== main ==
==> flow/design.v <==
`timescale 1ns / 1ps
module alu_top(
    input             clk,
    input      [31:0] a_in,
    input      [31:0] b_in,
    input      [3:0]  aluc_in,
    output reg [31:0] r_out,
    output reg        zero_out,
    output reg        overflow_out
    );
    reg  [31:0] a_q, b_q;
    reg  [3:0]  aluc_q;
    wire [31:0] r;
    wire        zero, overflow;
    alu u_alu(.a(a_q), .b(b_q), .overflow(overflow), .zero(zero), .r(r), .aluc(aluc_q));
    always @(posedge clk) begin
        a_q          <= a_in;
        b_q          <= b_in;
        aluc_q       <= aluc_in;
        r_out        <= r;
        zero_out     <= zero;
        overflow_out <= overflow;
    end
endmodule

`timescale 1ns / 1ps
module alu(
    input [31:0]a,
    input [31:0]b,
    output overflow,
    output zero,
    output [31:0]r,
    input [3:0] aluc   
    );
    parameter Add    =    3'b000;     
    parameter Addu    =    3'b010;     
    parameter Sub    =     3'b001;     
    parameter Subu    =    3'b011;     
    parameter And    =    3'b100;     
    parameter Or    =    3'b101;     
    parameter Xor    =    3'b110;     
	 parameter Lui1    =    3'b111;     
	 wire signed [31:0] sa=a,sb=b;
	 reg [32:0]result;
always@(*)begin
        case(aluc)
            Addu: begin
                result=a+b;
            end
            Subu: begin
                result=a-b;
            end
            Add: begin
                result=sa+sb;
            end
            Sub: begin
                result=sa-sb;
            end
            And: begin
                result=a&b;
            end
            Or: begin
                result=a|b;
            end
            Xor: begin
                result=a^b;
            end
            Lui1: begin
				result = {b[15:0], 16'b0};
				end
            default:
                result=a+b;
        endcase
    end
    assign r=result[31:0];
    assign zero=(r==32'b0)?1:0;
    assign overflow=result[32];
endmodule
==> flow/config.mk <==
export PLATFORM = sky130hd
export DESIGN_NAME = alu_top
export DESIGN_NICKNAME = alu_top
export VERILOG_FILES = /design/flow/design.v
export SDC_FILE = /design/flow/constraint.sdc
export NUM_CORES = 4
export LEC_CHECK = 0
export CAP_MARGIN = 20
export CORE_MARGIN = 2
export CORE_UTILIZATION = 72
export CTS_CLUSTER_DIAMETER = 51
export CTS_CLUSTER_SIZE = 58
export PLACE_DENSITY = 0.67
export SLEW_MARGIN = 20
==> flow/constraint.sdc <==
create_clock -name core_clock -period 5.42 [get_ports {clk}]
set_input_delay 1.0840 -clock core_clock [delete_from_list [all_inputs] [get_ports {clk}]]
set_output_delay 1.0840 -clock core_clock [all_outputs]
set_load 0.01 [all_outputs]
run.sh (not shown) runs the stock make flow with config.mk's settings and CLKGATE_MAP_FILE=.
main finished every stage; the final checks, however, were not passed, the failures being setup timing.
Input-level comparison between the feature branch and main:
-- flow/config.mk --
<<< main, line 8
>>> the feature branch, line 8
export ABC_AREA = 1
<<< main, line 10
export CORE_UTILIZATION = 72
export CTS_CLUSTER_DIAMETER = 51
export CTS_CLUSTER_SIZE = 58
export PLACE_DENSITY = 0.67
>>> the feature branch, line 11
export CORE_UTILIZATION = 64
==> flow/constraint.sdc <==
create_clock -name core_clock -period 6.85 [get_ports {clk}]
set_input_delay 1.3700 -clock core_clock [delete_from_list [all_inputs] [get_ports {clk}]]
set_output_delay 1.3700 -clock core_clock [all_outputs]
set_load 0.01 [all_outputs]
--- outcome ---
No stage failed in the feature branch, and the final checks on the layout all came back clean.
Cell depth of the worst hold path was higher in main than in the feature branch.
[the feature branch vs main] sequential fraction of total cell area: lower in the feature branch
On share of power burned in the clock network: between main and the feature branch, it ends up lower for main.
Where power is concerned, main is outperformed by the feature branch.
Mean post-synth cell area in the feature branch is 27% below main.
Lower count of clock-buffer cells in the layout goes to main over the feature branch.
When the feature branch is set beside main, its share of total power consumed by net switching turns out to be 2.6 points larger.
Comparing main and the feature branch, the lower final worst slack is on main.

* * *

Starts from the design.v that is shown in full above.
clock: 6.0 ns
lec_check: 0
cap_margin: 20
core_margin: 2
core_utilization: 40
slew_margin: 20
The starting point ran to the end with no violations.
Next try:
CTS_CLUSTER_SIZE = 98   (was unset)
TNS_END_PERCENT = 5   (was unset)
Result: Power is unchanged; global-route usage does not change; synthesized area does not change; routed wire length does not change; synthesized cell count stays the same.
Next try:
CORE_UTILIZATION = 71   (was 40)
CTS_CLUSTER_SIZE = 58   (was 98)
PLACE_DENSITY = 0.67   (was unset)
TNS_END_PERCENT = unset   (was 5)
clock period = 5.0 ns   (was 6.0 ns; I/O delays follow)
Result: The changed run aborted during global routing. Die size decreases by 43%. Synthesized area is unchanged. Synthesized cell count does not change.
Next try:
CORE_UTILIZATION = 67   (was 71)
CTS_CLUSTER_SIZE = 100   (was 58)
PLACE_DENSITY = unset   (was 0.67)
TNS_END_PERCENT = 5   (was unset)
clock period = 6.0 ns   (was 5.0 ns; I/O delays follow)
Outcome:
- Now the flow passed the timing, design-rule and antenna checks
- die size rose by 5.8%
- synthesized area does not change
- synthesized cell count is unchanged
No activity file was given, so power comes from the tool's default toggle rates.
